==> design/flow/design.v <==
module cordic #(
    parameter data_width = 16,
    parameter iterations = 15
    )(
    input clk,
    input reset_n,
    input logic signed [data_width-1:0] angle,
    input logic signed [data_width-1:0] x_i,
    input logic signed [data_width-1:0] y_i,
    output logic signed [data_width-1:0] cos,
    output logic signed [data_width-1:0] sin,
    input valid_in,
    output logic valid_out
    );
    logic signed [data_width-1:0] atan_table [0:iterations-1];
    assign atan_table[0]  = 'd12867;   
    assign atan_table[1]  = 'd7596;    
    assign atan_table[2]  = 'd4013;    
    assign atan_table[3]  = 'd2037;    
    assign atan_table[4]  = 'd1021;    
    assign atan_table[5]  = 'd511;     
    assign atan_table[6]  = 'd256;     
    assign atan_table[7]  = 'd128;     
    assign atan_table[8]  = 'd64;      
    assign atan_table[9]  = 'd32;      
    assign atan_table[10] = 'd16;      
    assign atan_table[11] = 'd8;       
    assign atan_table[12] = 'd4;       
    assign atan_table[13] = 'd2;       
    assign atan_table[14] = 'd1;       
    logic signed [data_width-1:0] x [0:iterations], y [0:iterations], z [0:iterations];
    logic [$clog2(iterations)-1:0] iteration;
    logic valid_pipe [0:iterations];
    always_ff @(posedge clk or negedge reset_n) begin
        if (!reset_n) begin
            x[0] <= 0;
            y[0] <= 0;
            z[0] <= 0;
            valid_pipe[0] <= 0;
        end else if (valid_in) begin
            case (angle[15:14])
                2'b00: begin
                    x[0] <= x_i;
                    y[0] <= y_i;
                    z[0] <= angle;
                end
                2'b01: begin
                    x[0] <= -y_i;
                    y[0] <= x_i;
                    z[0] <= {2'b00, angle[13:0]};
                end
                2'b10: begin
                    x[0] <= -x_i;
                    y[0] <= -y_i;
                    z[0] <= {2'b11, angle[13:0]};
                end
                2'b11: begin
                    x[0] <= y_i;
                    y[0] <= -x_i;
                    z[0] <= -angle;
                end
            endcase
            valid_pipe[0] <= 1;
        end else begin
            valid_pipe[0] <= 0;
        end
    end
    genvar i;
    generate
        for (i = 0; i < iterations; i = i + 1) begin : cordic_pipeline
            always_ff @(posedge clk or negedge reset_n) begin
                if (!reset_n) begin
                    x[i+1] <= 0;
                    y[i+1] <= 0;
                    z[i+1] <= 0;
                    valid_pipe[i+1] <= 0;
                end else if (valid_pipe[i]) begin
                    if (z[i] < 0) begin
                        x[i+1] <= x[i] + (y[i] >>> i);
                        y[i+1] <= y[i] - (x[i] >>> i);
                        z[i+1] <= z[i] + atan_table[i];
                    end else begin
                        x[i+1] <= x[i] - (y[i] >>> i);
                        y[i+1] <= y[i] + (x[i] >>> i);
                        z[i+1] <= z[i] - atan_table[i];
                    end
                    valid_pipe[i+1] <= 1;
                end else begin
                    valid_pipe[i+1] <= 0;
                end
            end
        end
    endgenerate
    assign cos = x[iterations];
    assign sin = y[iterations];
    assign valid_out = valid_pipe[iterations];
endmodule
==> design/flow/run.sh <==
#!/bin/bash
# the make line also repeats each setting of config.mk as NAME=value (left out here)
make -C /OpenROAD-flow-scripts/flow DESIGN_CONFIG=/design/flow/config.mk WORK_HOME=/design/flow/orfs CLKGATE_MAP_FILE= finish
==> design/flow/config.mk <==
export PLATFORM = sky130hd
export DESIGN_NAME = cordic
export DESIGN_NICKNAME = cordic
export VERILOG_FILES = /design/flow/design.v
export SDC_FILE = /design/flow/constraint.sdc
export NUM_CORES = 4
export LEC_CHECK = 0
export CAP_MARGIN = 20
export CORE_MARGIN = 2
export CORE_UTILIZATION = 71
export PLACE_DENSITY = 0.41
export SLEW_MARGIN = 20
==> design/flow/constraint.sdc <==
create_clock -name core_clock -period 3.15 [get_ports {clk}]
set_input_delay 0.6300 -clock core_clock [delete_from_list [all_inputs] [get_ports {clk}]]
set_output_delay 0.6300 -clock core_clock [all_outputs]
set_load 0.01 [all_outputs]
==> results of run 1 <==
==> timing repair <==
action                                  4_1_cts  5_1_grt
endpoints found under the setup margin       84      174
setup buffers                                22       78
hold buffers                                  1        0
pin swaps                                    54      243
gates resized                               131      474
cloned                                        0        1
hold endpoints to repair                     38        0
==> layout make-up <==
class | instances | share of cell area (%)
multi-input combinational | 5345 | 57.9
sequential | 744 | 25.2
timing repair buffer | 815 | 8.89
clock buffer | 110 | 3.24
antenna | 1 | 0.00339
clock inverter | 51 | 1.01
tap | 1144 | 1.94
timing repair inverter | 1 | 0.00677
inverter | 353 | 1.82
==> through the flow <==
step	hold WS, ps	instances
2_1_floorplan	334	6641
3_3_place_gp	466	8301
3_5_place_dp	482	8301
4_1_cts	501	8485
5_1_grt	521	8563
6_report	503	8564
==> per-layer routing <==
| layer | part of all wire [%] | vias to the layer above | track usage (%) |
|---|---|---|---|
| met3 | 7.1 | 795 | 5.58 |
| met4 | 6.9 | 6 | 19.0 |
| met5 | 0.017 | - | 0 |
| met1 | 38 | 27100 | 46.7 |
| met2 | 48 | 2664 | 65.8 |
| li1 | - | 25200 | - |
==> flow_results.xml, run 1 <==
<?xml version="1.0" encoding="UTF-8"?>
<metrics>
  <group name="place">
    <metric name="routabilityCongestion" unit="">0.990</metric>
    <metric name="place.port_buffers" unit="">83</metric>
    <metric name="placement.cell_area" unit="sq um">67400</metric>
    <metric name="place.detailed.hpwl" unit="um">129000</metric>
    <metric name="setup_slack_placement" unit="ps">-256</metric>
  </group>
  <group name="hold_path">
    <metric name="min-delay-start" unit="">z[6][10]$_DFFE_PN0P_</metric>
    <metric name="hold_depth" unit="">2</metric>
    <metric name="min-delay-path-class" unit="">register to register</metric>
    <metric name="timing.hold.worst_endpoint" unit="">z[6][10]$_DFFE_PN0P_</metric>
  </group>
  <group name="cts">
    <metric name="ctsLongestPathBuffers" unit="">3</metric>
    <metric name="clkLatencyLatePin" unit="ps">680</metric>
    <metric name="htree_levels" unit="">3</metric>
    <metric name="cts_root_buffer" unit="">clkbuf_16</metric>
    <metric name="cts_tree" unit="">done</metric>
    <metric name="cts_buf_count" unit="">87</metric>
    <metric name="clkSlewWorstSetupHoldPaths" unit="ps">60</metric>
    <metric name="cts.sinks" unit="">744</metric>
  </group>
  <group name="logic_synthesis">
    <metric name="yosysSeqAreaShare" unit="%">30.6</metric>
    <metric name="simple_gate_area_share" unit="%">11.1</metric>
    <metric name="top_cell" unit="">dfrtp_1</metric>
    <metric name="post_synth_instance_area" unit="sq um">60900</metric>
    <metric name="yosysUniqueCellTypes" unit="">87</metric>
    <metric name="syn_avg_cell_area" unit="sq um">9.17</metric>
    <metric name="synth.top_cells.by_count" unit="">dfrtp_1 (744), ha_1 (711), a21oi_1 (654)</metric>
    <metric name="yosys.area.top_type" unit="">dfrtp_1</metric>
    <metric name="yosysCellCount" unit="">6641</metric>
    <metric name="async_reset_ff_share" unit="%">100</metric>
    <metric name="synth_cells" unit="">6641</metric>
    <metric name="synth.top_cells.by_area" unit="">dfrtp_1 (31%), ha_1 (15%), mux2_2 (7.6%)</metric>
    <metric name="synthesized_netlist_net_count" unit="">7447</metric>
    <metric name="synth.yosys.chip_area" unit="sq um">60900</metric>
    <metric name="mux_share" unit="%">9.11</metric>
    <metric name="synthXorXnorAreaFrac" unit="%">10.5</metric>
    <metric name="synth-seq-cells" unit="">744</metric>
    <metric name="edf_count" unit="">0</metric>
    <metric name="yosys.area.top_type_share" unit="%">30.6</metric>
    <metric name="synth.cellmix.compoundShare" unit="%">19.3</metric>
    <metric name="yosysWarningCount" unit="">6</metric>
    <metric name="synth_top_flop_cell" unit="">dfrtp_1</metric>
    <metric name="adder_cell_share_of_the_synthesized_area" unit="%">16.0</metric>
    <metric name="synth.logic.top_family" unit="">AND-OR/OR-AND gates</metric>
  </group>
  <group name="sta">
    <metric name="finalSetupViolCount" unit="">42</metric>
    <metric name="min_period" unit="ps">3850</metric>
    <metric name="timing.setup.tns" unit="ps">-6000</metric>
    <metric name="clock_skew" unit="ps">30.9</metric>
    <metric name="timing.fmax" unit="MHz">260</metric>
    <metric name="finalCritPeriodShare" unit="%">122</metric>
    <metric name="maxSlewViolCount" unit="">0</metric>
    <metric name="slew_headroom" unit="%">25.4</metric>
    <metric name="report.final.hold_viol_count" unit="">0</metric>
    <metric name="tightest_slew" unit="ps">1120</metric>
    <metric name="rsz0062_at_grt" unit="">yes</metric>
    <metric name="smallest_setup_slack_after_layout" unit="ps">-698</metric>
  </group>
  <group name="setup_path">
    <metric name="critical-path-top-delay-family" unit="">AND-OR/OR-AND gates</metric>
    <metric name="worst_r2r_endpoint" unit="">x[11][14]$_DFFE_PN0P_</metric>
    <metric name="worstSetupPathType" unit="">register to register</metric>
    <metric name="wp_data_required" unit="ps">3710</metric>
    <metric name="crit_end" unit="">x[11][14]$_DFFE_PN0P_</metric>
    <metric name="crit_arrival" unit="ps">4410</metric>
    <metric name="cp_common_cell" unit="">ha_4</metric>
    <metric name="critPathCaptureType" unit="">register</metric>
    <metric name="critical_path.n_buffers_inverters" unit="">3</metric>
    <metric name="regToRegStartpoint" unit="">y[10][11]$_DFFE_PN0P_</metric>
    <metric name="worst-r2r-cell-count" unit="">16</metric>
    <metric name="worst_path_largest_cell_delay" unit="ps">690</metric>
    <metric name="setup.reg_to_reg.worst_slack" unit="ps">-700</metric>
    <metric name="worst-path-max-fanout" unit="">3</metric>
    <metric name="crit_cells" unit="">16</metric>
    <metric name="slowest_stage" unit="">a2111oi_4</metric>
    <metric name="cell_chain_of_the_critical_path" unit="">inv_2 &gt; ha_4 &gt; nand2b_4 &gt; nor4_4 &gt; inv_2 &gt; ha_4 &gt; a21oi_4 &gt; buf_6 &gt; ha_4 &gt; a2111oi_4 &gt; a31oi_4 &gt; a21oi_2 &gt; o21bai_2 &gt; a21oi_2 &gt; nor4b_2 &gt; a211o_1</metric>
    <metric name="crit_start" unit="">y[10][11]$_DFFE_PN0P_</metric>
    <metric name="setup.worst_path.start_class" unit="">register</metric>
  </group>
  <group name="grt">
    <metric name="grt.overflow.total" unit="">0</metric>
    <metric name="grt_start_max_net_pins" unit="">90</metric>
    <metric name="antenna_found_initial" unit="">4</metric>
    <metric name="grt_pass1_wl" unit="um">277000</metric>
    <metric name="grt_pass1_vias" unit="">54100</metric>
    <metric name="globalRouteTotalUtil" unit="%">38.1</metric>
  </group>
  <group name="detailed_routing">
    <metric name="drt-initial-drc-count" unit="">4948</metric>
    <metric name="route.vias.total" unit="">55800</metric>
    <metric name="route.detailed.vias_per_inst" unit="">6.51</metric>
    <metric name="routed_wire_length_per_instance" unit="um">22.1</metric>
    <metric name="drt_wl_total" unit="um">190000</metric>
    <metric name="drc" unit="">0</metric>
    <metric name="postRouteAntennaNets" unit="">0</metric>
    <metric name="detailedRoute.firstPassIterationCount" unit="">6</metric>
  </group>
  <group name="final_layout">
    <metric name="design.final.nets" unit="">8153</metric>
    <metric name="post_layout_utilization_of_the_core" unit="%">86.8</metric>
    <metric name="area_growth" unit="%">21.3</metric>
    <metric name="fin_area" unit="sq um">73900</metric>
    <metric name="logic_area" unit="sq um">42800</metric>
    <metric name="number_of_inserted_filler_cells_in_the_final_layout" unit="">4369</metric>
    <metric name="ff_latch_area" unit="sq um">18700</metric>
  </group>
  <group name="floorplanning">
    <metric name="die_height" unit="um">297</metric>
    <metric name="die_width" unit="um">297</metric>
    <metric name="core_region_area" unit="sq um">85100</metric>
    <metric name="core.rowCount" unit="">107</metric>
    <metric name="floorplanUtilization" unit="%">71.5</metric>
    <metric name="dieArea" unit="sq um">88200</metric>
    <metric name="num_io_pins" unit="">84</metric>
  </group>
  <group name="job">
    <metric name="maxCapViolations" unit="">0</metric>
    <metric name="number_of_warning_messages_in_the_logs" unit="">92</metric>
  </group>
  <group name="outcome">
    <metric name="layout.failed_checks" unit="">negative setup slack</metric>
    <metric name="status" unit="">finished with violations</metric>
  </group>
</metrics>
==> run 2, diff against run 1 <==
Settings changed: CORE_UTILIZATION 71 to 40, PLACE_DENSITY 0.41 to unset.
Clock period 3.15 ns to 5.24 ns, I/O delays scaled along.
==> run 2 against run 1 <==
Now clean on timing, DRC and antenna. Setup slack improved by 2000 ps. Register-to-register slack improved by 2000 ps. Global-route usage fell by 19 points. Die area rose by 76%.
==> flow_results.xml, run 2 <==
<?xml version="1.0" encoding="UTF-8"?>
<metrics>
  <group name="detailed_routing">
    <metric name="drt_wl_total" unit="um">148000</metric>
    <metric name="route.vias.total" unit="">47700</metric>
    <metric name="drt-initial-drc-count" unit="">2414</metric>
    <metric name="route.detailed.vias_per_inst" unit="">5.44</metric>
    <metric name="detailedRoute.firstPassIterationCount" unit="">5</metric>
    <metric name="postRouteAntennaNets" unit="">0</metric>
    <metric name="routed_wire_length_per_instance" unit="um">16.9</metric>
    <metric name="drc" unit="">0</metric>
    <metric name="antenna_cells" unit="">0</metric>
  </group>
  <group name="grt">
    <metric name="grt_pass1_vias" unit="">47200</metric>
    <metric name="antenna_found_initial" unit="">0</metric>
    <metric name="globalRouteTotalUtil" unit="%">19.0</metric>
    <metric name="grt_pass1_wl" unit="um">247000</metric>
    <metric name="grt_start_max_net_pins" unit="">103</metric>
    <metric name="grt.overflow.total" unit="">0</metric>
  </group>
  <group name="setup_path">
    <metric name="cell_chain_of_the_critical_path" unit="">inv_1 &gt; nor2_1 &gt; a21oi_1 &gt; ha_1 &gt; nand3_1 &gt; or3_1 &gt; a31oi_1 &gt; a21oi_1 &gt; o21bai_1 &gt; a21oi_1 &gt; nor4b_1 &gt; a211o_1</metric>
    <metric name="slowest_stage" unit="">dfrtp_1</metric>
    <metric name="crit_cells" unit="">12</metric>
    <metric name="critical-path-top-delay-family" unit="">simple AND/OR/NAND/NOR gates</metric>
    <metric name="worst_path_largest_cell_delay" unit="ps">720</metric>
    <metric name="setup.worst_path.start_class" unit="">register</metric>
    <metric name="worstSetupPathType" unit="">register to register</metric>
    <metric name="critical_path.n_buffers_inverters" unit="">1</metric>
    <metric name="crit_arrival" unit="ps">4580</metric>
    <metric name="setup.reg_to_reg.worst_slack" unit="ps">1290</metric>
    <metric name="wp_data_required" unit="ps">5880</metric>
    <metric name="crit_start" unit="">z[10][15]$_DFFE_PN0P_</metric>
    <metric name="regToRegStartpoint" unit="">z[10][15]$_DFFE_PN0P_</metric>
    <metric name="worst_r2r_endpoint" unit="">x[11][14]$_DFFE_PN0P_</metric>
    <metric name="worst-r2r-cell-count" unit="">12</metric>
    <metric name="worst-path-max-fanout" unit="">21</metric>
    <metric name="cp_common_cell" unit="">a21oi_1</metric>
    <metric name="crit_end" unit="">x[11][14]$_DFFE_PN0P_</metric>
    <metric name="critPathCaptureType" unit="">register</metric>
  </group>
  <group name="logic_synthesis">
    <metric name="synth.yosys.chip_area" unit="sq um">60900</metric>
    <metric name="synth-seq-cells" unit="">744</metric>
    <metric name="simple_gate_area_share" unit="%">11.1</metric>
    <metric name="synthesized_netlist_net_count" unit="">7447</metric>
    <metric name="yosys.area.top_type_share" unit="%">30.6</metric>
    <metric name="adder_cell_share_of_the_synthesized_area" unit="%">16.0</metric>
    <metric name="yosysCellCount" unit="">6641</metric>
    <metric name="synth_cells" unit="">6641</metric>
    <metric name="async_reset_ff_share" unit="%">100</metric>
    <metric name="synth_top_flop_cell" unit="">dfrtp_1</metric>
    <metric name="yosysSeqAreaShare" unit="%">30.6</metric>
    <metric name="top_cell" unit="">dfrtp_1</metric>
    <metric name="synth.top_cells.by_count" unit="">dfrtp_1 (744), ha_1 (711), a21oi_1 (654)</metric>
    <metric name="synth.top_cells.by_area" unit="">dfrtp_1 (31%), ha_1 (15%), mux2_2 (7.6%)</metric>
    <metric name="yosysUniqueCellTypes" unit="">87</metric>
    <metric name="synthXorXnorAreaFrac" unit="%">10.5</metric>
    <metric name="edf_count" unit="">0</metric>
    <metric name="yosys.area.top_type" unit="">dfrtp_1</metric>
    <metric name="yosysWarningCount" unit="">6</metric>
    <metric name="mux_share" unit="%">9.11</metric>
    <metric name="syn_avg_cell_area" unit="sq um">9.17</metric>
    <metric name="synth.cellmix.compoundShare" unit="%">19.3</metric>
    <metric name="post_synth_instance_area" unit="sq um">60900</metric>
    <metric name="synth.logic.top_family" unit="">AND-OR/OR-AND gates</metric>
  </group>
  <group name="floorplanning">
    <metric name="num_io_pins" unit="">84</metric>
    <metric name="core_region_area" unit="sq um">152000</metric>
    <metric name="die_width" unit="um">394</metric>
    <metric name="dieArea" unit="sq um">155000</metric>
    <metric name="die_height" unit="um">394</metric>
    <metric name="floorplanUtilization" unit="%">40.2</metric>
    <metric name="core.rowCount" unit="">143</metric>
  </group>
  <group name="sta">
    <metric name="smallest_setup_slack_after_layout" unit="ps">1290</metric>
    <metric name="maxSlewViolCount" unit="">0</metric>
    <metric name="slew_headroom" unit="%">37.7</metric>
    <metric name="finalSetupViolCount" unit="">0</metric>
    <metric name="timing.setup.tns" unit="ps">0</metric>
    <metric name="tightest_slew" unit="ps">929</metric>
    <metric name="timing.fmax" unit="MHz">253</metric>
    <metric name="rsz0062_at_grt" unit="">no</metric>
    <metric name="finalCritPeriodShare" unit="%">75.3</metric>
    <metric name="report.final.hold_viol_count" unit="">0</metric>
    <metric name="clock_skew" unit="ps">28.4</metric>
    <metric name="min_period" unit="ps">3950</metric>
  </group>
  <group name="hold_path">
    <metric name="min-delay-path-class" unit="">primary input to asynchronous set/reset pin</metric>
  </group>
  <group name="cts">
    <metric name="cts.sinks" unit="">744</metric>
    <metric name="post_cts_hold_buffer_count" unit="">0</metric>
    <metric name="cts_buf_count" unit="">92</metric>
    <metric name="cts.repair_timing.setup_buffer_count" unit="">0</metric>
    <metric name="cts_root_buffer" unit="">clkbuf_16</metric>
    <metric name="clkSlewWorstSetupHoldPaths" unit="ps">60</metric>
    <metric name="cts_tree" unit="">done</metric>
    <metric name="htree_levels" unit="">3</metric>
    <metric name="ctsLongestPathBuffers" unit="">3</metric>
    <metric name="post_cts.resized_instances" unit="">0</metric>
    <metric name="clkLatencyLatePin" unit="ps">710</metric>
  </group>
  <group name="final_layout">
    <metric name="area_growth" unit="%">10.4</metric>
    <metric name="ff_latch_area" unit="sq um">18600</metric>
    <metric name="logic_area" unit="sq um">40200</metric>
    <metric name="number_of_inserted_filler_cells_in_the_final_layout" unit="">14700</metric>
    <metric name="fin_area" unit="sq um">67300</metric>
    <metric name="non_filler_instance_count_after_layout" unit="">8771</metric>
    <metric name="design.final.nets" unit="">7471</metric>
  </group>
  <group name="job">
    <metric name="number_of_warning_messages_in_the_logs" unit="">89</metric>
    <metric name="maxCapViolations" unit="">0</metric>
  </group>
  <group name="place">
    <metric name="placed_cells" unit="">8601</metric>
    <metric name="place.detailed.hpwl" unit="um">115000</metric>
    <metric name="placement.cell_area" unit="sq um">64000</metric>
    <metric name="place.port_buffers" unit="">83</metric>
    <metric name="setup_slack_placement" unit="ps">1410</metric>
    <metric name="routabilityCongestion" unit="">0.881</metric>
  </group>
  <group name="outcome">
    <metric name="status" unit="">timing/DRC/antenna clean</metric>
  </group>
</metrics>
-- run 2: metrics by stage --
| stage | utilization (%) | hold WS, ps |
|---|---|---|
| after global placement | 42.2 | 469 |
| after detailed placement | 42.2 | 473 |
| after CTS | 44.4 | 388 |
| after floorplan | - | 352 |
| after global routing | 44.4 | 430 |
| final | 44.4 | 401 |
-- run 2: metal layers --
layer	track usage [%]	wire length, um	share of wire (%)	vias up
met5	0	0	0	-
met1	24.8	68800	46	23000
li1	-	-	-	23900
met4	5.13	3710	2.5	0
met3	2.05	4040	2.7	195
met2	33.1	71900	48	633
-- run 2: layout make-up --
cell class	count	area share [%]
tap	2030	3.78
clock inverter	38	0.893
multi-input combinational	5345	59.8
clock buffer	132	4.02
inverter	353	1.97
sequential	744	27.7
timing repair buffer	129	1.86
==> run 3, diff against run 2 <==
Settings changed: CELL_PAD_IN_SITES_GLOBAL_PLACEMENT set to 1, CORE_UTILIZATION 40 to 72, CTS_CLUSTER_DIAMETER set to 48, GPL_TIMING_DRIVEN set to 1, HOLD_SLACK_MARGIN set to -0.04, MAX_ROUTING_LAYER set to met4, PLACE_DENSITY_LB_ADDON set to 0.26, TNS_END_PERCENT set to 5.
Clock period 5.24 ns to 1.3 ns, I/O delays scaled along.
==> run 3 against run 2 <==
Synthesized cell count unchanged. Die area decreased by 44%. The flow now stops in global placement without I/O. Synthesized area unchanged.
==> flow_results.xml, run 3 <==
<?xml version="1.0" encoding="UTF-8"?>
<metrics>
  <group name="logic_synthesis">
    <metric name="synthesized_netlist_net_count" unit="">7447</metric>
    <metric name="yosys.area.top_type" unit="">dfrtp_1</metric>
    <metric name="synthXorXnorAreaFrac" unit="%">10.5</metric>
    <metric name="post_synth_instance_area" unit="sq um">60900</metric>
    <metric name="synth.cellmix.compoundShare" unit="%">19.3</metric>
    <metric name="synth-seq-cells" unit="">744</metric>
    <metric name="yosysSeqAreaShare" unit="%">30.6</metric>
    <metric name="edf_count" unit="">0</metric>
    <metric name="yosysUniqueCellTypes" unit="">87</metric>
    <metric name="mux_share" unit="%">9.11</metric>
    <metric name="synth_cells" unit="">6641</metric>
    <metric name="synth_top_flop_cell" unit="">dfrtp_1</metric>
    <metric name="top_cell" unit="">dfrtp_1</metric>
    <metric name="yosysCellCount" unit="">6641</metric>
    <metric name="synth.top_cells.by_count" unit="">dfrtp_1 (744), ha_1 (711), a21oi_1 (654)</metric>
    <metric name="simple_gate_area_share" unit="%">11.1</metric>
    <metric name="synth.logic.top_family" unit="">AND-OR/OR-AND gates</metric>
    <metric name="adder_cell_share_of_the_synthesized_area" unit="%">16.0</metric>
    <metric name="synth.top_cells.by_area" unit="">dfrtp_1 (31%), ha_1 (15%), mux2_2 (7.6%)</metric>
    <metric name="yosysWarningCount" unit="">6</metric>
    <metric name="syn_avg_cell_area" unit="sq um">9.17</metric>
    <metric name="synth.yosys.chip_area" unit="sq um">60900</metric>
    <metric name="yosys.area.top_type_share" unit="%">30.6</metric>
    <metric name="async_reset_ff_share" unit="%">100</metric>
  </group>
  <group name="floorplanning">
    <metric name="core.rowCount" unit="">106</metric>
    <metric name="die_height" unit="um">295</metric>
    <metric name="dieArea" unit="sq um">87000</metric>
    <metric name="die_width" unit="um">295</metric>
    <metric name="floorplanUtilization" unit="%">72.8</metric>
    <metric name="core_region_area" unit="sq um">83700</metric>
  </group>
  <group name="outcome">
    <metric name="status" unit="">did not finish</metric>
    <metric name="toolErrorMsg" unit="">[ERROR FLW-0024] Place density exceeds 1.0 (current PLACE_DENSITY_LB_ADDON =  0.26). Please check if the value of  PLACE_DENSITY_LB_ADDON is between 0 and 0.99.</metric>
    <metric name="stop_stage" unit="">global placement without I/O</metric>
  </group>
</metrics>
==> run 4, diff against run 3 <==
Settings changed: ABC_AREA set to 1, CELL_PAD_IN_SITES_GLOBAL_PLACEMENT 1 to unset, CORE_MARGIN 2 to 7, CORE_UTILIZATION 72 to 40, CTS_CLUSTER_DIAMETER 48 to 87, GPL_TIMING_DRIVEN 1 to unset, HOLD_SLACK_MARGIN -0.04 to unset, PLACE_DENSITY set to 0.63, PLACE_DENSITY_LB_ADDON 0.26 to unset, SLEW_MARGIN 20 to 35, TNS_END_PERCENT 5 to unset.
Clock period 1.3 ns to 4.0 ns, I/O delays scaled along.
==> run 4 against run 3 <==
Die area is 100% higher. Now clean on timing, DRC and antenna. Synthesized cell count increased by 41%. Synthesized area up 6.9%.
==> flow_results.xml, run 4 <==
<?xml version="1.0" encoding="UTF-8"?>
<metrics>
  <group name="outcome">
    <metric name="status" unit="">timing/DRC/antenna clean</metric>
  </group>
  <group name="detailed_routing">
    <metric name="detailedRoute.firstPassIterationCount" unit="">7</metric>
    <metric name="postRouteAntennaNets" unit="">0</metric>
    <metric name="drc" unit="">0</metric>
    <metric name="routed_wire_length_per_instance" unit="um">16.0</metric>
    <metric name="drt_wl_total" unit="um">187000</metric>
    <metric name="route.detailed.vias_per_inst" unit="">5.22</metric>
    <metric name="antenna_cells" unit="">0</metric>
    <metric name="drt-initial-drc-count" unit="">4335</metric>
    <metric name="route.vias.total" unit="">60800</metric>
  </group>
  <group name="setup_path">
    <metric name="critPathCaptureType" unit="">register</metric>
    <metric name="worstSetupPathType" unit="">register to register</metric>
    <metric name="crit_arrival" unit="ps">3850</metric>
    <metric name="slowest_stage" unit="">inv_1</metric>
    <metric name="cp_common_cell" unit="">nand3_1</metric>
    <metric name="regToRegStartpoint" unit="">z[9][15]$_DFFE_PN0P_</metric>
    <metric name="worst-path-max-fanout" unit="">20</metric>
    <metric name="cell_chain_of_the_critical_path" unit="">inv_1 &gt; o21ai_0 &gt; fa_1 &gt; nand3_1 &gt; nand3_1 &gt; a21boi_0 &gt; nor2_1 &gt; nand3_1 &gt; nand3b_1 &gt; nand3_1 &gt; o21ai_0</metric>
    <metric name="wp_data_required" unit="ps">4610</metric>
    <metric name="setup.worst_path.start_class" unit="">register</metric>
    <metric name="crit_end" unit="">x[10][10]$_DFFE_PN0P_</metric>
    <metric name="worst_r2r_endpoint" unit="">x[10][10]$_DFFE_PN0P_</metric>
    <metric name="crit_cells" unit="">11</metric>
    <metric name="worst-r2r-cell-count" unit="">11</metric>
    <metric name="worst_path_largest_cell_delay" unit="ps">660</metric>
    <metric name="setup.reg_to_reg.worst_slack" unit="ps">760</metric>
    <metric name="critical-path-top-delay-family" unit="">AND-OR/OR-AND gates</metric>
    <metric name="critical_path.n_buffers_inverters" unit="">1</metric>
    <metric name="crit_start" unit="">z[9][15]$_DFFE_PN0P_</metric>
  </group>
  <group name="sta">
    <metric name="slew_headroom" unit="%">40.2</metric>
    <metric name="rsz0062_at_grt" unit="">no</metric>
    <metric name="finalSetupViolCount" unit="">0</metric>
    <metric name="finalCritPeriodShare" unit="%">81.1</metric>
    <metric name="tightest_slew" unit="ps">888</metric>
    <metric name="clock_skew" unit="ps">85.5</metric>
    <metric name="timing.setup.tns" unit="ps">0</metric>
    <metric name="maxSlewViolCount" unit="">0</metric>
    <metric name="timing.fmax" unit="MHz">308</metric>
    <metric name="smallest_setup_slack_after_layout" unit="ps">758</metric>
    <metric name="min_period" unit="ps">3240</metric>
    <metric name="report.final.hold_viol_count" unit="">0</metric>
  </group>
  <group name="logic_synthesis">
    <metric name="edf_count" unit="">0</metric>
    <metric name="synth.cellmix.compoundShare" unit="%">14.9</metric>
    <metric name="synth_cells" unit="">9366</metric>
    <metric name="synth.yosys.chip_area" unit="sq um">65100</metric>
    <metric name="adder_cell_share_of_the_synthesized_area" unit="%">15.0</metric>
    <metric name="yosysWarningCount" unit="">6</metric>
    <metric name="post_synth_instance_area" unit="sq um">65100</metric>
    <metric name="synth_top_flop_cell" unit="">dfrtp_1</metric>
    <metric name="async_reset_ff_share" unit="%">100</metric>
    <metric name="synthXorXnorAreaFrac" unit="%">5.97</metric>
    <metric name="yosys.area.top_type_share" unit="%">28.6</metric>
    <metric name="yosysSeqAreaShare" unit="%">28.6</metric>
    <metric name="top_cell" unit="">nand2_1</metric>
    <metric name="yosysUniqueCellTypes" unit="">49</metric>
    <metric name="synth.top_cells.by_area" unit="">dfrtp_1 (29%), nand2_1 (15%), ha_1 (14%)</metric>
    <metric name="simple_gate_area_share" unit="%">28.1</metric>
    <metric name="synth-seq-cells" unit="">744</metric>
    <metric name="synth.logic.top_family" unit="">simple AND/OR/NAND/NOR gates</metric>
    <metric name="mux_share" unit="%">0</metric>
    <metric name="synthesized_netlist_net_count" unit="">10200</metric>
    <metric name="synth.top_cells.by_count" unit="">nand2_1 (2,629), inv_1 (1,046), dfrtp_1 (744)</metric>
    <metric name="yosysCellCount" unit="">9366</metric>
    <metric name="yosys.area.top_type" unit="">dfrtp_1</metric>
    <metric name="syn_avg_cell_area" unit="sq um">6.95</metric>
  </group>
  <group name="grt">
    <metric name="antenna_found_initial" unit="">1</metric>
    <metric name="met3_usage" unit="%">2.04</metric>
    <metric name="grt_pass1_vias" unit="">59200</metric>
    <metric name="use_met1" unit="%">29.5</metric>
    <metric name="grt.met2_usage" unit="%">34.7</metric>
    <metric name="globalRouteTotalUtil" unit="%">21.5</metric>
    <metric name="grt_pass1_wl" unit="um">308000</metric>
    <metric name="grt-busiest-layer" unit="">met2</metric>
    <metric name="grt.overflow.total" unit="">0</metric>
    <metric name="grt_start_max_net_pins" unit="">81</metric>
  </group>
  <group name="place">
    <metric name="setup_slack_placement" unit="ps">805</metric>
    <metric name="placement.cell_area" unit="sq um">68500</metric>
    <metric name="placed_cells" unit="">11500</metric>
    <metric name="routabilityCongestion" unit="">0.916</metric>
    <metric name="place.port_buffers" unit="">83</metric>
    <metric name="place.detailed.hpwl" unit="um">148000</metric>
  </group>
  <group name="floorplanning">
    <metric name="num_io_pins" unit="">84</metric>
    <metric name="die_width" unit="um">417</metric>
    <metric name="dieArea" unit="sq um">174000</metric>
    <metric name="die_height" unit="um">417</metric>
    <metric name="core.rowCount" unit="">147</metric>
    <metric name="floorplanUtilization" unit="%">40.4</metric>
    <metric name="core_region_area" unit="sq um">161000</metric>
  </group>
  <group name="job">
    <metric name="maxCapViolations" unit="">0</metric>
    <metric name="number_of_warning_messages_in_the_logs" unit="">87</metric>
  </group>
  <group name="cts">
    <metric name="htree_levels" unit="">3</metric>
    <metric name="cts_tree" unit="">done</metric>
    <metric name="cts.repair_timing.setup_buffer_count" unit="">0</metric>
    <metric name="post_cts_hold_buffer_count" unit="">0</metric>
    <metric name="ctsLongestPathBuffers" unit="">3</metric>
    <metric name="cts_root_buffer" unit="">clkbuf_16</metric>
    <metric name="clkSlewWorstSetupHoldPaths" unit="ps">70</metric>
    <metric name="post_cts.resized_instances" unit="">0</metric>
    <metric name="cts.sinks" unit="">744</metric>
    <metric name="cts_buf_count" unit="">95</metric>
    <metric name="clkLatencyLatePin" unit="ps">740</metric>
  </group>
  <group name="final_layout">
    <metric name="area_growth" unit="%">10.3</metric>
    <metric name="fin_area" unit="sq um">71800</metric>
    <metric name="non_filler_instance_count_after_layout" unit="">11600</metric>
    <metric name="design.final.nets" unit="">10200</metric>
  </group>
  <group name="hold_path">
    <metric name="min-delay-path-class" unit="">primary input to asynchronous set/reset pin</metric>
  </group>
</metrics>
## run 4: area by class of cell
cell class / instances / area, sq um
inverters: 1065 / 4000
fillers: 16600 / 89300
repair buffers: 160 / 1490
multi-input cells: 7339 / 41600
clock inverters: 59 / 783
well taps: 2160 / 2700
flip-flops and latches: 744 / 18600
clock buffers: 119 / 2610
## run 4: routing by layer
layer	vias to the layer above	routed length, um
li1	31000	-
met1	28400	91300
met3	265	6720
met2	1170	84500
met5	-	0
met4	0	4380
## run 4: stage by stage
step,util (%),hold slack (ps)
after floorplan,-,349
after global placement,42.5,460
after detailed placement,42.5,462
after CTS,44.6,103
after global routing,44.6,123
final,44.6,130
==> run 5, diff against run 4 <==
Settings changed: CELL_PAD_IN_SITES_GLOBAL_PLACEMENT set to 3, CORE_ASPECT_RATIO set to 0.85, CORE_MARGIN 7 to 4, CORE_UTILIZATION 40 to 54, CTS_CLUSTER_DIAMETER 87 to 198, GPL_TIMING_DRIVEN set to 1, HOLD_SLACK_MARGIN set to 0.06, MAX_ROUTING_LAYER met4 to met5, MIN_ROUTING_LAYER set to met2, PLACE_DENSITY 0.63 to 0.78, SETUP_SLACK_MARGIN set to 0.59, SLEW_MARGIN 35 to 15, TNS_END_PERCENT set to 85.
Clock period 4.0 ns to 2.45 ns, I/O delays scaled along.
==> run 5 against run 4 <==
Synthesized cell count unchanged. Die area decreased by 28%. Synthesized area unchanged. The flow now stops in global placement without I/O.
==> flow_results.xml, run 5 <==
<?xml version="1.0" encoding="UTF-8"?>
<metrics>
  <group name="logic_synthesis">
    <metric name="synth-seq-cells" unit="">744</metric>
    <metric name="yosys.area.top_type_share" unit="%">28.6</metric>
    <metric name="synth.cellmix.compoundShare" unit="%">14.9</metric>
    <metric name="edf_count" unit="">0</metric>
    <metric name="yosysSeqAreaShare" unit="%">28.6</metric>
    <metric name="yosysCellCount" unit="">9366</metric>
    <metric name="yosysUniqueCellTypes" unit="">49</metric>
    <metric name="synth_top_flop_cell" unit="">dfrtp_1</metric>
    <metric name="yosysWarningCount" unit="">6</metric>
    <metric name="synth_cells" unit="">9366</metric>
    <metric name="synthXorXnorAreaFrac" unit="%">5.97</metric>
    <metric name="synth.top_cells.by_count" unit="">nand2_1 (2,629), inv_1 (1,046), dfrtp_1 (744)</metric>
    <metric name="synthesized_netlist_net_count" unit="">10200</metric>
    <metric name="async_reset_ff_share" unit="%">100</metric>
    <metric name="yosys.area.top_type" unit="">dfrtp_1</metric>
    <metric name="top_cell" unit="">nand2_1</metric>
    <metric name="adder_cell_share_of_the_synthesized_area" unit="%">15.0</metric>
    <metric name="syn_avg_cell_area" unit="sq um">6.95</metric>
    <metric name="synth.logic.top_family" unit="">simple AND/OR/NAND/NOR gates</metric>
    <metric name="post_synth_instance_area" unit="sq um">65100</metric>
    <metric name="synth.yosys.chip_area" unit="sq um">65100</metric>
    <metric name="mux_share" unit="%">0</metric>
    <metric name="simple_gate_area_share" unit="%">28.1</metric>
    <metric name="synth.top_cells.by_area" unit="">dfrtp_1 (29%), nand2_1 (15%), ha_1 (14%)</metric>
  </group>
  <group name="floorplanning">
    <metric name="core.rowCount" unit="">117</metric>
    <metric name="floorplanUtilization" unit="%">54.4</metric>
    <metric name="core_region_area" unit="sq um">120000</metric>
    <metric name="dieArea" unit="sq um">126000</metric>
    <metric name="die_height" unit="um">328</metric>
    <metric name="die_width" unit="um">385</metric>
  </group>
  <group name="outcome">
    <metric name="status" unit="">did not finish</metric>
    <metric name="toolErrorMsg" unit="">[ERROR GPL-0301] Utilization 129.420 % exceeds 100%.</metric>
    <metric name="stop_stage" unit="">global placement without I/O</metric>
  </group>
</metrics>
==> run 6, diff against run 5 <==
Settings changed: ABC_AREA 1 to unset, CELL_PAD_IN_SITES_GLOBAL_PLACEMENT 3 to unset, CORE_ASPECT_RATIO 0.85 to unset, CORE_MARGIN 4 to 2, CORE_UTILIZATION 54 to 71, CTS_CLUSTER_DIAMETER 198 to 215, GPL_TIMING_DRIVEN 1 to unset, HOLD_SLACK_MARGIN 0.06 to unset, MAX_ROUTING_LAYER met5 to unset, MIN_ROUTING_LAYER met2 to unset, PLACE_DENSITY 0.78 to unset, SETUP_SLACK_MARGIN 0.59 to -0.27, SLEW_MARGIN 15 to 20, TNS_END_PERCENT 85 to unset.
Clock period 2.45 ns to 2.79 ns, I/O delays scaled along.
==> run 6 against run 5 <==
The run fails in global routing. Synthesized area shrank 6.4%. Synthesized cell count shrank 29%. Die area shrank 30%.
==> flow_results.xml, run 6 <==
<?xml version="1.0" encoding="UTF-8"?>
<metrics>
  <group name="outcome">
    <metric name="status" unit="">did not finish</metric>
    <metric name="stop_stage" unit="">global routing</metric>
    <metric name="toolErrorMsg" unit="">[ERROR GRT-0232] Routing congestion too high. Check the congestion heatmap in the GUI.</metric>
  </group>
  <group name="logic_synthesis">
    <metric name="yosys.area.top_type" unit="">dfrtp_1</metric>
    <metric name="top_cell" unit="">dfrtp_1</metric>
    <metric name="mux_share" unit="%">9.11</metric>
    <metric name="edf_count" unit="">0</metric>
    <metric name="simple_gate_area_share" unit="%">11.1</metric>
    <metric name="yosysUniqueCellTypes" unit="">87</metric>
    <metric name="async_reset_ff_share" unit="%">100</metric>
    <metric name="synth_cells" unit="">6641</metric>
    <metric name="synth.top_cells.by_count" unit="">dfrtp_1 (744), ha_1 (711), a21oi_1 (654)</metric>
    <metric name="yosys.area.top_type_share" unit="%">30.6</metric>
    <metric name="syn_avg_cell_area" unit="sq um">9.17</metric>
    <metric name="synth_top_flop_cell" unit="">dfrtp_1</metric>
    <metric name="yosysWarningCount" unit="">6</metric>
    <metric name="synth.logic.top_family" unit="">AND-OR/OR-AND gates</metric>
    <metric name="adder_cell_share_of_the_synthesized_area" unit="%">16.0</metric>
    <metric name="yosysCellCount" unit="">6641</metric>
    <metric name="synthXorXnorAreaFrac" unit="%">10.5</metric>
    <metric name="synth.cellmix.compoundShare" unit="%">19.3</metric>
    <metric name="yosysSeqAreaShare" unit="%">30.6</metric>
    <metric name="synth-seq-cells" unit="">744</metric>
    <metric name="synth.yosys.chip_area" unit="sq um">60900</metric>
    <metric name="post_synth_instance_area" unit="sq um">60900</metric>
    <metric name="synth.top_cells.by_area" unit="">dfrtp_1 (31%), ha_1 (15%), mux2_2 (7.6%)</metric>
    <metric name="synthesized_netlist_net_count" unit="">7447</metric>
  </group>
  <group name="floorplanning">
    <metric name="num_io_pins" unit="">84</metric>
    <metric name="die_height" unit="um">297</metric>
    <metric name="die_width" unit="um">297</metric>
    <metric name="core_region_area" unit="sq um">85100</metric>
    <metric name="dieArea" unit="sq um">88200</metric>
    <metric name="core.rowCount" unit="">107</metric>
    <metric name="floorplanUtilization" unit="%">71.5</metric>
  </group>
  <group name="cts">
    <metric name="htree_levels" unit="">3</metric>
    <metric name="ctsLongestPathBuffers" unit="">3</metric>
    <metric name="cts_buf_count" unit="">85</metric>
    <metric name="cts_root_buffer" unit="">clkbuf_16</metric>
    <metric name="cts.sinks" unit="">744</metric>
  </group>
  <group name="place">
    <metric name="routabilityCongestion" unit="">0.950</metric>
    <metric name="place.detailed.hpwl" unit="um">131000</metric>
    <metric name="place.port_buffers" unit="">83</metric>
    <metric name="placed_cells" unit="">8984</metric>
  </group>
  <group name="grt">
    <metric name="grt.overflow.total" unit="">147</metric>
    <metric name="globalRouteTotalUtil" unit="%">79.4</metric>
  </group>
</metrics>
run 6: per-layer routing:
layer  track usage (%)  GRT overflow
met1              77.7             1
met2              94.4            52
met3              67.4            26
met4              79.1            66
met5              43.6             2
run 6: repair_timing:
item / CTS
resized: 362
setup endpoints to repair: 153
hold buffers: 1
pin swaps: 190
buffers inserted: 85
endpoints found under the hold margin: 36
run 6: metrics by stage:
| step | utilization (%) | setup WS, ps | instance area (sq um) |
|---|---|---|---|
| global placement | 85.4 | -499 | 72700 |
| floorplan | - | -410 | 61100 |
| detailed placement | 85.4 | -634 | 72700 |
| CTS | 91.1 | -502 | 77600 |
==> run 7, diff against run 6 <==
Settings changed: CTS_CLUSTER_DIAMETER 215 to 26, CTS_CLUSTER_SIZE set to 39, SETUP_SLACK_MARGIN -0.27 to 0.95.
Clock period 2.79 ns to 3.26 ns, I/O delays scaled along.
==> run 7 against run 6 <==
The flow again stops in global routing. Synthesized area stayed put. Die area unchanged. Synthesized cell count unchanged.
==> flow_results.xml, run 7 <==
<?xml version="1.0" encoding="UTF-8"?>
<metrics>
  <group name="outcome">
    <metric name="status" unit="">did not finish</metric>
    <metric name="stop_stage" unit="">global routing</metric>
    <metric name="toolErrorMsg" unit="">[ERROR GRT-0232] Routing congestion too high. Check the congestion heatmap in the GUI.</metric>
  </group>
  <group name="cts">
    <metric name="cts.sinks" unit="">744</metric>
    <metric name="cts_root_buffer" unit="">clkbuf_16</metric>
    <metric name="cts_buf_count" unit="">201</metric>
    <metric name="ctsLongestPathBuffers" unit="">3</metric>
    <metric name="htree_levels" unit="">4</metric>
  </group>
  <group name="floorplanning">
    <metric name="num_io_pins" unit="">84</metric>
    <metric name="floorplanUtilization" unit="%">71.5</metric>
    <metric name="core_region_area" unit="sq um">85100</metric>
    <metric name="die_width" unit="um">297</metric>
    <metric name="die_height" unit="um">297</metric>
    <metric name="dieArea" unit="sq um">88200</metric>
    <metric name="core.rowCount" unit="">107</metric>
  </group>
  <group name="logic_synthesis">
    <metric name="mux_share" unit="%">9.11</metric>
    <metric name="synth.top_cells.by_area" unit="">dfrtp_1 (31%), ha_1 (15%), mux2_2 (7.6%)</metric>
    <metric name="async_reset_ff_share" unit="%">100</metric>
    <metric name="synth-seq-cells" unit="">744</metric>
    <metric name="synthXorXnorAreaFrac" unit="%">10.5</metric>
    <metric name="synth.top_cells.by_count" unit="">dfrtp_1 (744), ha_1 (711), a21oi_1 (654)</metric>
    <metric name="synth.logic.top_family" unit="">AND-OR/OR-AND gates</metric>
    <metric name="yosysCellCount" unit="">6641</metric>
    <metric name="synth.cellmix.compoundShare" unit="%">19.3</metric>
    <metric name="synth_cells" unit="">6641</metric>
    <metric name="top_cell" unit="">dfrtp_1</metric>
    <metric name="post_synth_instance_area" unit="sq um">60900</metric>
    <metric name="synthesized_netlist_net_count" unit="">7447</metric>
    <metric name="simple_gate_area_share" unit="%">11.1</metric>
    <metric name="syn_avg_cell_area" unit="sq um">9.17</metric>
    <metric name="yosys.area.top_type_share" unit="%">30.6</metric>
    <metric name="yosysWarningCount" unit="">6</metric>
    <metric name="yosysUniqueCellTypes" unit="">87</metric>
    <metric name="yosys.area.top_type" unit="">dfrtp_1</metric>
    <metric name="edf_count" unit="">0</metric>
    <metric name="synth_top_flop_cell" unit="">dfrtp_1</metric>
    <metric name="yosysSeqAreaShare" unit="%">30.6</metric>
    <metric name="synth.yosys.chip_area" unit="sq um">60900</metric>
    <metric name="adder_cell_share_of_the_synthesized_area" unit="%">16.0</metric>
  </group>
  <group name="place">
    <metric name="setup_slack_placement" unit="ps">-118</metric>
    <metric name="routabilityCongestion" unit="">0.960</metric>
    <metric name="place.detailed.hpwl" unit="um">115000</metric>
    <metric name="placed_cells" unit="">7956</metric>
    <metric name="place.port_buffers" unit="">83</metric>
  </group>
  <group name="grt">
    <metric name="grt.overflow.total" unit="">5162</metric>
    <metric name="globalRouteTotalUtil" unit="%">100</metric>
  </group>
</metrics>
==> run 7: through the flow <==
| step | hold WS, ps | setup TNS (ps) | area (sq um) |
|---|---|---|---|
| 2_1_floorplan | 352 | 0 | 62400 |
| 3_3_place_gp | 473 | -48.5 | 66100 |
| 3_5_place_dp | 473 | -141 | 66100 |
| 4_1_cts | 385 | -27.7 | 76900 |
==> run 7: what timing repair did <==
item | 4_1_cts
pin swaps | 335
endpoints found under the setup margin | 488
resized | 492
buffers inserted | 185
hold buffers | 1
cloned | 2
hold endpoints to repair | 54
==> run 7: per-layer routing <==
layer	GRT usage, %	overflow
met5	66.0	21
met4	111	1280
met3	85.3	130
met2	119	3563
met1	93.1	168
==> run 8, diff against run 7 <==
Settings changed: CORE_UTILIZATION 71 to 40, CTS_CLUSTER_DIAMETER 26 to unset, CTS_CLUSTER_SIZE 39 to unset, SETUP_SLACK_MARGIN 0.95 to 1.09.
Clock period 3.26 ns to 3.8 ns, I/O delays scaled along.
==> run 8 against run 7 <==
The run now finishes clean. Synthesized area unchanged. Synthesized cell count unchanged. Die area increased by 76%.
==> flow_results.xml, run 8 <==
<?xml version="1.0" encoding="UTF-8"?>
<metrics>
  <group name="logic_synthesis">
    <metric name="synth.top_cells.by_count" unit="">dfrtp_1 (744), ha_1 (711), a21oi_1 (654)</metric>
    <metric name="async_reset_ff_share" unit="%">100</metric>
    <metric name="synthXorXnorAreaFrac" unit="%">10.5</metric>
    <metric name="yosysUniqueCellTypes" unit="">87</metric>
    <metric name="synth.cellmix.compoundShare" unit="%">19.3</metric>
    <metric name="synth_cells" unit="">6641</metric>
    <metric name="yosys.area.top_type_share" unit="%">30.6</metric>
    <metric name="simple_gate_area_share" unit="%">11.1</metric>
    <metric name="yosysWarningCount" unit="">6</metric>
    <metric name="post_synth_instance_area" unit="sq um">60900</metric>
    <metric name="synth.yosys.chip_area" unit="sq um">60900</metric>
    <metric name="yosys.area.top_type" unit="">dfrtp_1</metric>
    <metric name="synth.logic.top_family" unit="">AND-OR/OR-AND gates</metric>
    <metric name="top_cell" unit="">dfrtp_1</metric>
    <metric name="yosysCellCount" unit="">6641</metric>
    <metric name="yosysSeqAreaShare" unit="%">30.6</metric>
    <metric name="synth_top_flop_cell" unit="">dfrtp_1</metric>
    <metric name="synthesized_netlist_net_count" unit="">7447</metric>
    <metric name="synth-seq-cells" unit="">744</metric>
    <metric name="mux_share" unit="%">9.11</metric>
    <metric name="adder_cell_share_of_the_synthesized_area" unit="%">16.0</metric>
    <metric name="syn_avg_cell_area" unit="sq um">9.17</metric>
    <metric name="synth.top_cells.by_area" unit="">dfrtp_1 (31%), ha_1 (15%), mux2_2 (7.6%)</metric>
    <metric name="edf_count" unit="">0</metric>
  </group>
  <group name="setup_path">
    <metric name="regToRegStartpoint" unit="">x[9][11]$_DFFE_PN0P_</metric>
    <metric name="worst_r2r_endpoint" unit="">y[10][14]$_DFFE_PN0P_</metric>
    <metric name="worst-path-max-fanout" unit="">3</metric>
    <metric name="crit_arrival" unit="ps">3870</metric>
    <metric name="critical-path-top-delay-family" unit="">simple AND/OR/NAND/NOR gates</metric>
    <metric name="critPathCaptureType" unit="">register</metric>
    <metric name="cell_chain_of_the_critical_path" unit="">nor3_4 &gt; nand3b_1 &gt; ha_1 &gt; inv_1 &gt; o21ai_2 &gt; ha_4 &gt; a211o_1 &gt; nor2b_4 &gt; o31ai_4 &gt; a21oi_2 &gt; or4_1 &gt; a31oi_1 &gt; xnor2_1 &gt; mux2_2</metric>
    <metric name="worstSetupPathType" unit="">register to register</metric>
    <metric name="worst-r2r-cell-count" unit="">14</metric>
    <metric name="crit_end" unit="">y[10][14]$_DFFE_PN0P_</metric>
    <metric name="setup.reg_to_reg.worst_slack" unit="ps">530</metric>
    <metric name="critical_path.n_buffers_inverters" unit="">1</metric>
    <metric name="slowest_stage" unit="">or4_1</metric>
    <metric name="crit_cells" unit="">14</metric>
    <metric name="wp_data_required" unit="ps">4400</metric>
    <metric name="crit_start" unit="">x[9][11]$_DFFE_PN0P_</metric>
    <metric name="setup.worst_path.start_class" unit="">register</metric>
    <metric name="worst_path_largest_cell_delay" unit="ps">430</metric>
  </group>
  <group name="grt">
    <metric name="antenna_found_initial" unit="">2</metric>
    <metric name="grt.overflow.total" unit="">0</metric>
    <metric name="grt_start_max_net_pins" unit="">79</metric>
    <metric name="grt_pass1_vias" unit="">51900</metric>
    <metric name="globalRouteTotalUtil" unit="%">20.6</metric>
    <metric name="grt_pass1_wl" unit="um">268000</metric>
  </group>
  <group name="final_layout">
    <metric name="area_growth" unit="%">35.3</metric>
    <metric name="design.final.nets" unit="">8277</metric>
  </group>
  <group name="job">
    <metric name="number_of_warning_messages_in_the_logs" unit="">90</metric>
    <metric name="maxCapViolations" unit="">0</metric>
  </group>
  <group name="cts">
    <metric name="cts_root_buffer" unit="">clkbuf_16</metric>
    <metric name="ctsLongestPathBuffers" unit="">3</metric>
    <metric name="cts_buf_count" unit="">91</metric>
    <metric name="cts.sinks" unit="">744</metric>
    <metric name="clkSlewWorstSetupHoldPaths" unit="ps">60</metric>
    <metric name="htree_levels" unit="">3</metric>
    <metric name="cts_tree" unit="">done</metric>
    <metric name="clkLatencyLatePin" unit="ps">730</metric>
    <metric name="post_cts_hold_buffer_count" unit="">0</metric>
  </group>
  <group name="detailed_routing">
    <metric name="route.vias.total" unit="">52500</metric>
    <metric name="met3RoutedLength" unit="um">6150</metric>
    <metric name="drc" unit="">0</metric>
    <metric name="route.top_layer_used" unit="">met4</metric>
    <metric name="dr_wl_met2" unit="um">83700</metric>
    <metric name="wirelength_met1" unit="um">77600</metric>
    <metric name="routed_wire_length_per_instance" unit="um">17.9</metric>
    <metric name="route.detailed.vias_per_inst" unit="">5.48</metric>
    <metric name="drt-initial-drc-count" unit="">2664</metric>
    <metric name="drt_wl_total" unit="um">171000</metric>
    <metric name="detailedRoute.firstPassIterationCount" unit="">6</metric>
    <metric name="antenna_cells" unit="">0</metric>
    <metric name="postRouteAntennaNets" unit="">0</metric>
  </group>
  <group name="sta">
    <metric name="finalCritPeriodShare" unit="%">86.1</metric>
    <metric name="slew_headroom" unit="%">31.2</metric>
    <metric name="timing.fmax" unit="MHz">306</metric>
    <metric name="maxSlewViolCount" unit="">0</metric>
    <metric name="finalSetupViolCount" unit="">0</metric>
    <metric name="min_period" unit="ps">3270</metric>
    <metric name="report.final.hold_viol_count" unit="">0</metric>
    <metric name="timing.setup.tns" unit="ps">0</metric>
    <metric name="post_route_worst_hold_slack" unit="ps">115</metric>
    <metric name="rsz0062_at_grt" unit="">yes</metric>
    <metric name="tightest_slew" unit="ps">1030</metric>
    <metric name="clock_skew" unit="ps">45.6</metric>
  </group>
  <group name="place">
    <metric name="place.port_buffers" unit="">83</metric>
    <metric name="routabilityCongestion" unit="">0.857</metric>
    <metric name="place.detailed.hpwl" unit="um">116000</metric>
  </group>
  <group name="hold_path">
    <metric name="min-delay-path-class" unit="">primary input to asynchronous set/reset pin</metric>
  </group>
  <group name="floorplanning">
    <metric name="dieArea" unit="sq um">155000</metric>
    <metric name="floorplanUtilization" unit="%">40.2</metric>
    <metric name="core.rowCount" unit="">143</metric>
    <metric name="num_io_pins" unit="">84</metric>
    <metric name="core_region_area" unit="sq um">152000</metric>
    <metric name="die_height" unit="um">394</metric>
    <metric name="die_width" unit="um">394</metric>
  </group>
  <group name="outcome">
    <metric name="status" unit="">timing/DRC/antenna clean</metric>
  </group>
</metrics>
==> run 8: timing repair <==
item	4_1_cts	5_1_grt
pin swaps	606	614
setup endpoints to repair	307	313
gates resized	824	829
buffers inserted	526	237
gates cloned	4	2
==> run 8: area by class of cell <==
class | count | area [sq um]
Fill cell | 12900 | 69100
Multi-Input combinational cell | 5346 | 48200
Sequential cell | 744 | 18800
Timing Repair Buffer | 933 | 8200
Clock buffer | 125 | 2590
Tap cell | 2030 | 2540
Inverter | 353 | 1430
Clock inverter | 45 | 658
Timing Repair inverter | 2 | 16.3
==> run 8: stage by stage <==
step / instances / setup WS [ps] / utilization [%] / cell area, sq um
floorplan: 6641 / 681 / - / 62500
global placement: 8639 / 289 / 43.3 / 65700
detailed placement: 8639 / 341 / 43.3 / 65700
CTS: 9339 / 510 / 50.6 / 76600
global route: 9578 / 408 / 54.4 / 82400
finish: 9578 / 528 / 54.4 / 82400
==> run 8: routing by layer <==
| layer | GRT usage, % | vias up |
|---|---|---|
| met5 | 0 | - |
| met4 | 4.92 | 0 |
| met3 | 2.79 | 220 |
| met2 | 34.8 | 838 |
| met1 | 27.9 | 25900 |
| li1 | - | 25500 |
==> run 9, diff against run 8 <==
Settings changed: CELL_PAD_IN_SITES_GLOBAL_PLACEMENT set to 1, CORE_ASPECT_RATIO set to 1.32, CTS_CLUSTER_SIZE set to 89, GPL_ROUTABILITY_DRIVEN set to 0, MAX_ROUTING_LAYER set to met4, MIN_ROUTING_LAYER set to met2, PLACE_DENSITY set to 0.45, SETUP_SLACK_MARGIN 1.09 to -0.12, SLEW_MARGIN 20 to 0, TNS_END_PERCENT set to 10.
Clock period 3.8 ns to 4.0 ns, I/O delays scaled along.
==> run 9 against run 8 <==
Still clean on timing, DRC and antenna. Maximum frequency shrank 13%. Synthesized area is the same. Worst hold slack lost 79 ps. Synthesized cell count is the same. Critical path depth grew 1. First-iteration DRC count grew to 3.6 times the previous value. Register-to-register slack lost 280 ps. Critical path type unchanged.
==> flow_results.xml, run 9 <==
<?xml version="1.0" encoding="UTF-8"?>
<metrics>
  <group name="outcome">
    <metric name="status" unit="">timing/DRC/antenna clean</metric>
  </group>
  <group name="setup_path">
    <metric name="cell_chain_of_the_critical_path" unit="">inv_1 &gt; ha_1 &gt; nand3_1 &gt; ha_1 &gt; inv_1 &gt; o21ai_0 &gt; ha_1 &gt; a21o_1 &gt; a31o_2 &gt; a21oi_1 &gt; o32a_1 &gt; a21oi_1 &gt; a211oi_1 &gt; xor2_1 &gt; mux2i_1</metric>
    <metric name="crit_arrival" unit="ps">4360</metric>
    <metric name="setup.worst_path.start_class" unit="">register</metric>
    <metric name="crit_cells" unit="">15</metric>
    <metric name="worst-path-max-fanout" unit="">5</metric>
    <metric name="critical-path-top-delay-family" unit="">AND-OR/OR-AND gates</metric>
    <metric name="setup.reg_to_reg.worst_slack" unit="ps">250</metric>
    <metric name="cp_common_cell" unit="">ha_1</metric>
    <metric name="critical_path.n_buffers_inverters" unit="">2</metric>
    <metric name="regToRegStartpoint" unit="">x[12][12]$_DFFE_PN0P_</metric>
    <metric name="wp_data_required" unit="ps">4600</metric>
    <metric name="worst_path_largest_cell_delay" unit="ps">440</metric>
    <metric name="worst-r2r-cell-count" unit="">15</metric>
    <metric name="worstSetupPathType" unit="">register to register</metric>
    <metric name="worst_r2r_endpoint" unit="">y[13][14]$_DFFE_PN0P_</metric>
    <metric name="crit_end" unit="">y[13][14]$_DFFE_PN0P_</metric>
    <metric name="crit_start" unit="">x[12][12]$_DFFE_PN0P_</metric>
    <metric name="critPathCaptureType" unit="">register</metric>
    <metric name="slowest_stage" unit="">dfrtp_1</metric>
  </group>
  <group name="grt">
    <metric name="antenna_found_initial" unit="">1</metric>
    <metric name="globalRouteTotalUtil" unit="%">36.5</metric>
    <metric name="grt_pass1_vias" unit="">74200</metric>
    <metric name="grt.overflow.total" unit="">0</metric>
    <metric name="grt_start_max_net_pins" unit="">96</metric>
    <metric name="grt_pass1_wl" unit="um">284000</metric>
  </group>
  <group name="sta">
    <metric name="finalSetupViolCount" unit="">0</metric>
    <metric name="slew_headroom" unit="%">28.8</metric>
    <metric name="smallest_setup_slack_after_layout" unit="ps">245</metric>
    <metric name="clock_skew" unit="ps">30.6</metric>
    <metric name="timing.fmax" unit="MHz">266</metric>
    <metric name="maxSlewViolCount" unit="">0</metric>
    <metric name="finalCritPeriodShare" unit="%">93.9</metric>
    <metric name="tightest_slew" unit="ps">1060</metric>
    <metric name="report.final.hold_viol_count" unit="">0</metric>
    <metric name="min_period" unit="ps">3750</metric>
  </group>
  <group name="logic_synthesis">
    <metric name="synth.yosys.chip_area" unit="sq um">60900</metric>
    <metric name="yosysWarningCount" unit="">6</metric>
    <metric name="mux_share" unit="%">9.11</metric>
    <metric name="top_cell" unit="">dfrtp_1</metric>
    <metric name="synth_top_flop_cell" unit="">dfrtp_1</metric>
    <metric name="synthesized_netlist_net_count" unit="">7447</metric>
    <metric name="yosys.area.top_type_share" unit="%">30.6</metric>
    <metric name="synth_cells" unit="">6641</metric>
    <metric name="yosysCellCount" unit="">6641</metric>
    <metric name="synth.logic.top_family" unit="">AND-OR/OR-AND gates</metric>
    <metric name="synth.cellmix.compoundShare" unit="%">19.3</metric>
    <metric name="yosysSeqAreaShare" unit="%">30.6</metric>
    <metric name="synth.top_cells.by_count" unit="">dfrtp_1 (744), ha_1 (711), a21oi_1 (654)</metric>
    <metric name="synthXorXnorAreaFrac" unit="%">10.5</metric>
    <metric name="async_reset_ff_share" unit="%">100</metric>
    <metric name="synth.top_cells.by_area" unit="">dfrtp_1 (31%), ha_1 (15%), mux2_2 (7.6%)</metric>
    <metric name="yosysUniqueCellTypes" unit="">87</metric>
    <metric name="synth-seq-cells" unit="">744</metric>
    <metric name="edf_count" unit="">0</metric>
    <metric name="syn_avg_cell_area" unit="sq um">9.17</metric>
    <metric name="simple_gate_area_share" unit="%">11.1</metric>
    <metric name="adder_cell_share_of_the_synthesized_area" unit="%">16.0</metric>
    <metric name="post_synth_instance_area" unit="sq um">60900</metric>
    <metric name="yosys.area.top_type" unit="">dfrtp_1</metric>
  </group>
  <group name="cts">
    <metric name="htree_levels" unit="">3</metric>
    <metric name="cts_tree" unit="">done</metric>
    <metric name="post_cts.resized_instances" unit="">0</metric>
    <metric name="cts_buf_count" unit="">89</metric>
    <metric name="clkLatencyLatePin" unit="ps">740</metric>
    <metric name="cts.repair_timing.setup_buffer_count" unit="">0</metric>
    <metric name="post_cts_hold_buffer_count" unit="">0</metric>
    <metric name="ctsLongestPathBuffers" unit="">3</metric>
    <metric name="cts.sinks" unit="">744</metric>
    <metric name="clkSlewWorstSetupHoldPaths" unit="ps">70</metric>
    <metric name="cts_root_buffer" unit="">clkbuf_16</metric>
  </group>
  <group name="detailed_routing">
    <metric name="drt-initial-drc-count" unit="">9509</metric>
    <metric name="detailedRoute.firstPassIterationCount" unit="">9</metric>
    <metric name="route.detailed.vias_per_inst" unit="">7.75</metric>
    <metric name="drc" unit="">0</metric>
    <metric name="postRouteAntennaNets" unit="">0</metric>
    <metric name="drt_wl_total" unit="um">182000</metric>
    <metric name="routed_wire_length_per_instance" unit="um">20.6</metric>
    <metric name="route.vias.total" unit="">68300</metric>
  </group>
  <group name="floorplanning">
    <metric name="dieArea" unit="sq um">155000</metric>
    <metric name="die_width" unit="um">344</metric>
    <metric name="die_height" unit="um">452</metric>
    <metric name="core_region_area" unit="sq um">151000</metric>
    <metric name="core.rowCount" unit="">164</metric>
    <metric name="floorplanUtilization" unit="%">40.3</metric>
    <metric name="num_io_pins" unit="">84</metric>
  </group>
  <group name="hold_path">
    <metric name="min-delay-path-class" unit="">primary input to asynchronous set/reset pin</metric>
  </group>
  <group name="final_layout">
    <metric name="fin_area" unit="sq um">67700</metric>
    <metric name="design.final.nets" unit="">7537</metric>
    <metric name="post_layout_utilization_of_the_core" unit="%">44.7</metric>
    <metric name="area_growth" unit="%">11.1</metric>
  </group>
  <group name="job">
    <metric name="number_of_warning_messages_in_the_logs" unit="">89</metric>
    <metric name="maxCapViolations" unit="">0</metric>
  </group>
  <group name="place">
    <metric name="place.detailed.hpwl" unit="um">138000</metric>
    <metric name="placement.cell_area" unit="sq um">64500</metric>
    <metric name="place.port_buffers" unit="">83</metric>
    <metric name="setup_slack_placement" unit="ps">348</metric>
  </group>
</metrics>
## run 9: cell type report
| class | instances | area (sq um) |
|---|---|---|
| Fill cell | 14900 | 83600 |
| Multi-Input combinational cell | 5345 | 40200 |
| Sequential cell | 744 | 18600 |
| Clock buffer | 119 | 2550 |
| Tap cell | 1992 | 2490 |
| Timing Repair Buffer | 198 | 1820 |
| Inverter | 353 | 1330 |
| Clock inverter | 43 | 576 |
| Antenna cell | 21 | 52.6 |
## run 9: routing by layer
metal	global-route usage [%]	up-vias	wire length, um
met5	-	-	0
met4	5.69	0	11800
met3	39.9	1280	63000
met2	48.1	18500	107000
met1	-	24800	0
li1	-	23700	-
## run 9: stage by stage
stage	setup TNS, ps	hold WS [ps]	std cells
floorplan	0	352	6641
global placement	0	473	8632
detailed placement	0	476	8632
CTS	0	3.71	8794
global route	-144	81.5	8799
finish	0	35.4	8815
